== tundra ==
## AHB_Master_ALU_REG_pipelined
module AHB_Master_ALU_REG_pipelined (
    input wire        HCLK,        
    input wire        HRESETn,     
    output reg [31:0] HADDR,       
    output reg [2:0] HBURST,         
    output reg [2:0]  HSIZE,       
    output reg [1:0]  HTRANS,      
    output reg [31:0] HWDATA,      
    output reg        HWRITE,      
    input wire [31:0] HRDATA,      
    input wire        HREADY,      
    input wire        HRESP,
    input wire [63:0] cpu_inst
);
    wire [31:0] ReadData1, ReadData2;
    wire [31:0] ALUResult;
    reg RegWrite;
    reg [31:0] WriteData;
    reg type_data ;
    reg ALU_REG;
    reg write_read;
    reg [7:0] burst_length;
    reg [2:0] ReadReg1_ADDR;  
    reg [2:0] ReadReg2_ADDR;   
    reg [2:0] WriteReg_ADDR;   
    reg [2:0] AlU_OP;
    reg [2:0] WriteReg_ADDR2;
    reg [31:0] HWDATA_t;
    reg [31:0] HADDR_delay;
ALU alu(
    .A(ReadData1),
    .B(ReadData2),
    .AlU_OP(AlU_OP),
    .Result(ALUResult)
);
RegisterFile rf(
    .clk(HCLK),
    .rst_n(HRESETn),
    .ReadReg1_ADDR(ReadReg1_ADDR),
    .ReadReg2_ADDR(ReadReg2_ADDR),
    .WriteReg_ADDR(WriteReg_ADDR2),
    .WriteData(WriteData),
    .RegWrite(RegWrite),
    .ReadData1(ReadData1),
    .ReadData2(ReadData2)
);
localparam      IDLE         = 2'b00,
                BUSY     = 2'b01,
                NONSEQ   = 2'b10,
                SEQ      = 2'b11;
reg [9:0] burst_counter;
reg work;
always @(posedge HCLK or negedge HRESETn) begin
    if (!HRESETn)
        HADDR_delay <= 32'b0;
    else
        HADDR_delay <= cpu_inst [63:32];
end
  ...
Size: roughly 2900 cells after synthesis, ~170 I/O pins.
make LEC_CHECK=0 CAP_MARGIN=20 CORE_MARGIN=2 CORE_UTILIZATION=72 CTS_CLUSTER_DIAMETER=28 CTS_CLUSTER_SIZE=35 MAX_ROUTING_LAYER=met4 PLACE_DENSITY=0.6 SLEW_MARGIN=20 finish   # period 4.73 ns
run.sh (not shown) runs the stock make flow with config.mk's settings and CLKGATE_MAP_FILE=.
tundra never completed; the flow aborted with a tool error in global routing.
Relative to tundra, the following input files were edited for juniper:
Settings: a change of CORE_UTILIZATION from 72 to 71; a change of CTS_CLUSTER_SIZE from 35 to 17; a change of CTS_CLUSTER_DIAMETER from 28 to 347.
Findings:
Although it ran to completion, juniper produced a layout that fails the final checks because of setup timing.
When the final numbers for juniper and tundra were put side by side, the total of cells resized after clock tree synthesis turned out to be greater in tundra.
Measured against each other, juniper and tundra differ in starting utilization of the core area, the higher figure coming from tundra.
Die size (juniper over tundra): increase, about 1.4%
### juniper -> nickel
Settings: swapping 347 for 27 in CTS_CLUSTER_DIAMETER; swapping 17 for 34 in CTS_CLUSTER_SIZE.
Flow for nickel halted at global routing, error code GRT-0116.
nickel and juniper ended up with nearly the same area after detailed placement.
[compare] base=juniper new=nickel: number of levels the H-tree was split into climbed 2; chip area line of the yosys report barely changed; overall die width barely changed.
Vertical extent of the die came out exactly the same in nickel and juniper.
Reported for nickel and juniper, post-synthesis cell count from yosys turned out identical to the last digit.
[inputs] willow vs nickel
Settings: SLEW_MARGIN changed from 20 to 0; CELL_PAD_IN_SITES_DETAIL_PLACEMENT newly set to 1; PLACE_DENSITY removed (was 0.6); CTS_CLUSTER_DIAMETER removed (was 27); CORE_UTILIZATION changed from 71 to 40; CTS_CLUSTER_SIZE removed (was 34); MIN_ROUTING_LAYER newly set to met2; HOLD_SLACK_MARGIN newly set to 0.17; CELL_PAD_IN_SITES_GLOBAL_PLACEMENT newly set to 3; TNS_END_PERCENT newly set to 45; MAX_ROUTING_LAYER removed (was met4); the clock period (ns, I/O delays scaled along) changed from 4.73 to 6.0.
### Flow results
- Looking at the reports, willow completed the entire flow and the layout it produced met the timing, design-rule and antenna checks.
- From nickel to willow the numbers moved as follows: buffer depth of the longest clock path stayed essentially flat, die span in y rose by 67 um.
- Lower total CTS buffers among nickel and willow: willow
- Post-CTS setup buffer count (higher): nickel
- nickel fits on a die that is smaller than the die of willow.

run 1:
The RTL this note starts from:
==> flow/design.v <==
module AHB_Master_ALU_REG_pipelined (
    input wire        HCLK,        
    input wire        HRESETn,     
    output reg [31:0] HADDR,       
    output reg [2:0] HBURST,         
    output reg [2:0]  HSIZE,       
    output reg [1:0]  HTRANS,      
    output reg [31:0] HWDATA,      
    output reg        HWRITE,      
    input wire [31:0] HRDATA,      
    input wire        HREADY,      
    input wire        HRESP,
    input wire [63:0] cpu_inst
);
    wire [31:0] ReadData1, ReadData2;
    wire [31:0] ALUResult;
    reg RegWrite;
    reg [31:0] WriteData;
    reg type_data ;
    reg ALU_REG;
    reg write_read;
    reg [7:0] burst_length;
    reg [2:0] ReadReg1_ADDR;  
    reg [2:0] ReadReg2_ADDR;   
    reg [2:0] WriteReg_ADDR;   
    reg [2:0] AlU_OP;
    reg [2:0] WriteReg_ADDR2;
    reg [31:0] HWDATA_t;
    reg [31:0] HADDR_delay;
ALU alu(
    .A(ReadData1),
    .B(ReadData2),
    .AlU_OP(AlU_OP),
    .Result(ALUResult)
);
RegisterFile rf(
    .clk(HCLK),
    .rst_n(HRESETn),
    .ReadReg1_ADDR(ReadReg1_ADDR),
    .ReadReg2_ADDR(ReadReg2_ADDR),
    .WriteReg_ADDR(WriteReg_ADDR2),
    .WriteData(WriteData),
    .RegWrite(RegWrite),
    .ReadData1(ReadData1),
    .ReadData2(ReadData2)
);
localparam      IDLE         = 2'b00,
                BUSY     = 2'b01,
                NONSEQ   = 2'b10,
                SEQ      = 2'b11;
reg [9:0] burst_counter;
reg work;
always @(posedge HCLK or negedge HRESETn) begin
    if (!HRESETn)
        HADDR_delay <= 32'b0;
    else
        HADDR_delay <= cpu_inst [63:32];
end
always @(posedge HCLK or negedge HRESETn) begin
    if (!HRESETn)
    begin   
        HTRANS <= IDLE;   
        HADDR <= 32'b0;
        HBURST <= 3'b0;
        HSIZE <= 3'b0;
        HWDATA <= 32'b0;
        HWRITE <= 1'b0;
        RegWrite <= 1'b0;
        WriteData <= 32'b0;
        type_data <= 1'b0;
        ALU_REG <= 1'b0;
        write_read <= 1'b0;
        burst_length <= 8'b0;
        ReadReg1_ADDR <= 3'b0;
        ReadReg2_ADDR <= 3'b0;
        WriteReg_ADDR <= 3'b0;
        AlU_OP <= 3'b0;
        WriteReg_ADDR2 <= 3'b0;
        HWDATA_t <= 32'b0;
        burst_counter <= 10'b0;
        work <= 1'b0;
    end
    else
begin
        RegWrite <= 0;
        case (HTRANS)
            IDLE:begin
                if (type_data == 1)
                begin
                    if(ALU_REG)
                        begin
                            if(write_read)
                            begin
                                WriteData   <= ALUResult;
                                RegWrite    <= 1;
                            end                           
                             else
                            begin
                                HWDATA_t      <= ALUResult;
                                RegWrite    <= 0;
                            end                        end
                        else
                        begin
                            if (HWRITE)
                            begin
                                WriteData   <= HRDATA;
                                RegWrite    <= 1;
                            end
                            else
                            begin
                                HWDATA_t      <= ReadData1;
                                RegWrite    <= 0;
                            end
                        end
                        type_data <= 1;
                end
                type_data <= 1;
                HADDR <= HADDR_delay;
                HSIZE <= cpu_inst[6:4];  
                HWRITE <= cpu_inst[0];   
                HBURST <= cpu_inst[3:1];
                work <= cpu_inst[7];
                write_read <= cpu_inst [31];
                ALU_REG <= cpu_inst [18];
                burst_length <= cpu_inst[15:8];
                ReadReg1_ADDR <= cpu_inst[21:19]; 
                ReadReg2_ADDR <=  cpu_inst[24:22]; 
                WriteReg_ADDR <=  cpu_inst[27:25]; 
                WriteReg_ADDR2 <= WriteReg_ADDR;
                HWDATA <= HWDATA_t;
                AlU_OP <= cpu_inst [30:28];
                if (HREADY && work) begin
                    HTRANS <= NONSEQ;
                    burst_counter <= 0;        
                end
            end 
            BUSY:begin
                work <= cpu_inst[7];
                if (work) begin
                    HTRANS <= IDLE; 
                end
            end
            NONSEQ:begin
                type_data <= 1;
                HADDR <= HADDR_delay;
                HSIZE <= cpu_inst[6:4];  
                HWRITE <= cpu_inst[0];   
                HBURST <= cpu_inst[3:1];
                work <= cpu_inst[7];
                write_read <= cpu_inst [31];
                ALU_REG <= cpu_inst [18];
                burst_length <= cpu_inst[15:8];
                ReadReg1_ADDR <= cpu_inst[21:19]; 
                ReadReg2_ADDR <=  cpu_inst[24:22]; 
                WriteReg_ADDR <=  cpu_inst[27:25]; 
                WriteReg_ADDR2 <= WriteReg_ADDR;
                HWDATA <= HWDATA_t;
                AlU_OP <= cpu_inst [30:28];
                if(ALU_REG)
                        begin
                            if(write_read)
                            begin
                                WriteData   <= ALUResult;
                                RegWrite    <= 1;
                            end
                            else
                            begin
                                HWDATA_t      <= ALUResult;
                                RegWrite    <= 0;
                            end
                        end
                        else
                        begin
                            if (HWRITE)
                            begin
                                WriteData   <= HRDATA;
                                RegWrite    <= 1;
                            end
                            else
                            begin
                                HWDATA_t      <= ReadData1;
                                RegWrite    <= 0;
                            end
                        end
                if (HREADY) begin
                    if (!work)
                    HTRANS <= BUSY;
                    else if (HBURST) begin
                        type_data <= 1;
                        burst_counter <= burst_counter + 1;
                        HTRANS <= SEQ;
                    end else begin
                        type_data <= 1;
                        HTRANS <= IDLE;
                    end
                end
            end  
            SEQ:begin
                HWDATA <= HWDATA_t;
                ReadReg1_ADDR <= ReadReg1_ADDR +1;
                WriteReg_ADDR <=  WriteReg_ADDR;
                WriteReg_ADDR2 <= WriteReg_ADDR;
                RegWrite    <= 0;
                if (HREADY) begin
                    if(ALU_REG)
                        begin
                            if(write_read)
                            begin
                                WriteData   <= ALUResult;
                                RegWrite    <= 1;
                            end
                            else
                            begin
                                HWDATA_t      <= ALUResult;
                                RegWrite    <= 0;
                            end                        end
                        else
                        begin
                            if (HWRITE)
                            begin
                                WriteData   <= HRDATA;
                                RegWrite    <= 1;
                            end
                            else
                            begin
                                HWDATA_t      <= ReadData1;
                                RegWrite    <= 0;
                            end
                        end
                    HADDR <= HADDR + (4 << HSIZE); 
                        burst_counter <= burst_counter + 1;
                    if (!work)
                    HTRANS <= BUSY;
                    else if(HBURST == 3'b001 && burst_counter * HSIZE < 8'b11111111 && burst_counter < burst_length-1)
                    HTRANS <= SEQ;
                        else begin
                        HTRANS <= IDLE;
                    end
                end  
            end
            default:HTRANS <= IDLE;
        endcase
    end
end
endmodule
module ALU(
    input [31:0] A,    
    input [31:0] B,       
    input [2:0] AlU_OP,   
    output reg [31:0] Result 
);
    always @(*) begin
        case (AlU_OP)
            3'b000: Result = A + B;     
            3'b001: Result = A - B;     
            3'b010: Result = A & B;     
            3'b011: Result = A | B;     
            3'b100: Result = A ^ B;     
            3'b101: Result = ~A;        
            3'b110: Result = A << 1;    
            3'b111: Result = A >> 1;    
            default: Result = 8'b0;
        endcase
    end
endmodule
module RegisterFile(
    input clk,
    input rst_n,
    input [2:0] ReadReg1_ADDR,
    input [2:0] ReadReg2_ADDR,
    input [2:0] WriteReg_ADDR,
    input [31:0] WriteData,
    input RegWrite,
    output [31:0] ReadData1,
    output [31:0] ReadData2
);
    reg [31:0] registers [7:0]; 
    assign ReadData1 = registers[ReadReg1_ADDR];
    assign ReadData2 = registers[ReadReg2_ADDR];
    integer i;
    always @(posedge clk or negedge rst_n) begin
        if (!rst_n) begin
            for (i = 0; i < 8; i = i + 1)
                registers[i] <= 32'b0;
        end
        else if (RegWrite) begin
            registers[WriteReg_ADDR] <= WriteData;
        end
    end
endmodule
Settings: LEC_CHECK=0, CAP_MARGIN=0, CELL_PAD_IN_SITES_DETAIL_PLACEMENT=1, CELL_PAD_IN_SITES_GLOBAL_PLACEMENT=3, CORE_MARGIN=2, CORE_UTILIZATION=40, CTS_CLUSTER_DIAMETER=36, CTS_CLUSTER_SIZE=85, GPL_ROUTABILITY_DRIVEN=0, GPL_TIMING_DRIVEN=1, MAX_ROUTING_LAYER=met4, MIN_ROUTING_LAYER=met1, PLACE_DENSITY=0.6, SETUP_SLACK_MARGIN=1.45, SLEW_MARGIN=20; clock period 6.0 ns.
Inputs modified between run 1 and run 2:
==> flow/config.mk <==
export PLATFORM = sky130hd
export DESIGN_NAME = AHB_Master_ALU_REG_pipelined
export DESIGN_NICKNAME = AHB_Master_ALU_REG_pipelined
export VERILOG_FILES = /design/flow/design.v
export SDC_FILE = /design/flow/constraint.sdc
export NUM_CORES = 4
export LEC_CHECK = 0
export CAP_MARGIN = 20
export CORE_MARGIN = 2
export CORE_UTILIZATION = 65
export MAX_ROUTING_LAYER = met4
export PLACE_DENSITY = 0.6
export SLEW_MARGIN = 20
==> flow/constraint.sdc <==
create_clock -name core_clock -period 4.73 [get_ports {HCLK}]
set_input_delay 0.9460 -clock core_clock [delete_from_list [all_inputs] [get_ports {HCLK}]]
set_output_delay 0.9460 -clock core_clock [all_outputs]
set_load 0.01 [all_outputs]
## What came out
What the final checks of run 2 revealed, after a flow that finished every stage, was a layout that fails on setup timing. Run 1 → run 2: setup slack after layout down 1100 ps; total length of routed met2 wires lower; count of clock-buffer cells in the layout fell by 47%; total global routing track utilization now larger. Run 1 → run 2: number of buffers and inverters on the critical path dropped 3, final hold slack dropped 32 ps, post-CTS resize count dropped 58%.
Edits applied to the flow inputs when going from run 2 to run 3:
-- flow/config.mk --
<<< run 2, line 6
export NUM_CORES = 4
export LEC_CHECK = 0
export CAP_MARGIN = 20
export CORE_MARGIN = 2
export CORE_UTILIZATION = 65
export MAX_ROUTING_LAYER = met4
export PLACE_DENSITY = 0.6
export SLEW_MARGIN = 20
>>> run 3, line 6
export NUM_CORES = 4
export LEC_CHECK = 0
export ABC_AREA = 1
export CAP_MARGIN = 20
export CORE_MARGIN = 2
export CORE_UTILIZATION = 72
export CTS_CLUSTER_DIAMETER = 399
export PLACE_DENSITY = 0.6
export SLEW_MARGIN = 20
==> flow/constraint.sdc <==
create_clock -name core_clock -period 1.57 [get_ports {HCLK}]
set_input_delay 0.3140 -clock core_clock [delete_from_list [all_inputs] [get_ports {HCLK}]]
set_output_delay 0.3140 -clock core_clock [all_outputs]
set_load 0.01 [all_outputs]
Run 3 is listed as incomplete: the tool reported an error in clock tree synthesis (4_1_cts) and the run ended there.
Floorplan die height in run 3 is about 5.5% below run 2.
Summary of run 3 over run 2: row count went down 5.3%; synthesized instance count now larger; average instance area after synthesis went down by 2.5 µm².
Post-synthesis instance area: run 3 vs run 2 down 1.3%
Between run 3 and run 2, it is run 3 whose initial core utilization is higher, by 6.9 points.
The number of enable flip-flop cells was comparable across run 3 and run 2.
### run 3 -> run 4
-- flow/config.mk --
<<< run 3, line 8
export ABC_AREA = 1
export CAP_MARGIN = 20
export CORE_MARGIN = 2
export CORE_UTILIZATION = 72
export CTS_CLUSTER_DIAMETER = 399
export PLACE_DENSITY = 0.6
export SLEW_MARGIN = 20
>>> run 4, line 8
export ABC_AREA = 1
export CAP_MARGIN = 20
export CORE_ASPECT_RATIO = 0.5
export CORE_MARGIN = 2
export CORE_UTILIZATION = 72
export CTS_CLUSTER_DIAMETER = 399
export CTS_CLUSTER_SIZE = 99
export HOLD_SLACK_MARGIN = 0.27
export PLACE_DENSITY = 0.37
export SETUP_SLACK_MARGIN = 0.46
export SLEW_MARGIN = 20
### Flow results
As far as full die area is concerned, run 3 and run 4 perform about the same.
Sort run 4 and run 3 by height of the die, ascending, and run 4 comes first.
Run 4: aborted in clock tree synthesis (4_1_cts) (tool error)
Run 4 vs run 3: total core area up slightly
Reported for run 4 and run 3, area figure in the yosys stat output turned out identical to the last digit.
Row count (run 4 over run 3): decrease, 21
Comparing run 4 and run 3, the lower detailed placement HPWL was measured on run 3.
Initial core utilization ended up 0.28 points lower on run 4 than on run 3.
Of run 4 and run 3, the run reporting the lower horizontal extent of the die was run 3.
Going from run 3 to run 4, number of I/O pins neither gained nor lost much, area of the mapped netlist neither gained nor lost much.
## Diff of input files: run 5 against run 4
==> flow/config.mk <==
export PLATFORM = sky130hd
export DESIGN_NAME = AHB_Master_ALU_REG_pipelined
export DESIGN_NICKNAME = AHB_Master_ALU_REG_pipelined
export VERILOG_FILES = /design/flow/design.v
export SDC_FILE = /design/flow/constraint.sdc
export NUM_CORES = 4
export LEC_CHECK = 0
export ABC_AREA = 1
export CAP_MARGIN = 20
export CORE_MARGIN = 2
export CORE_UTILIZATION = 70
export PLACE_DENSITY = 0.6
export SLEW_MARGIN = 20
==> flow/constraint.sdc <==
create_clock -name core_clock -period 9.47 [get_ports {HCLK}]
set_input_delay 1.8940 -clock core_clock [delete_from_list [all_inputs] [get_ports {HCLK}]]
set_output_delay 1.8940 -clock core_clock [all_outputs]
set_load 0.01 [all_outputs]
Diff run 4 and run 5: cell area after placement higher in run 4
Run 5 completed; timing, DRC and antenna clean
Run 4 terminated abnormally: clock tree synthesis (4_1_cts) reported DPL-0038.
Summary — horizontal die dimension, run 5 relative to run 4: lower, by 79 µm.
Of run 4 and run 5, the lower worst slack after detailed placement belongs to run 4.
Compared with run 4, in run 5 number of standard-cell rows in the floorplan moved up; weighted congestion at the end of routability-driven global placement fell about 17%.
Note that the HPWL after detailed placement recorded for run 5 amounts to 0.62 times the value seen in run 4.
Post-synthesis simple-gate area fraction came out exactly the same in run 4 and run 5.
Looking at vertical die dimension, run 5 sits 61 µm above run 4.
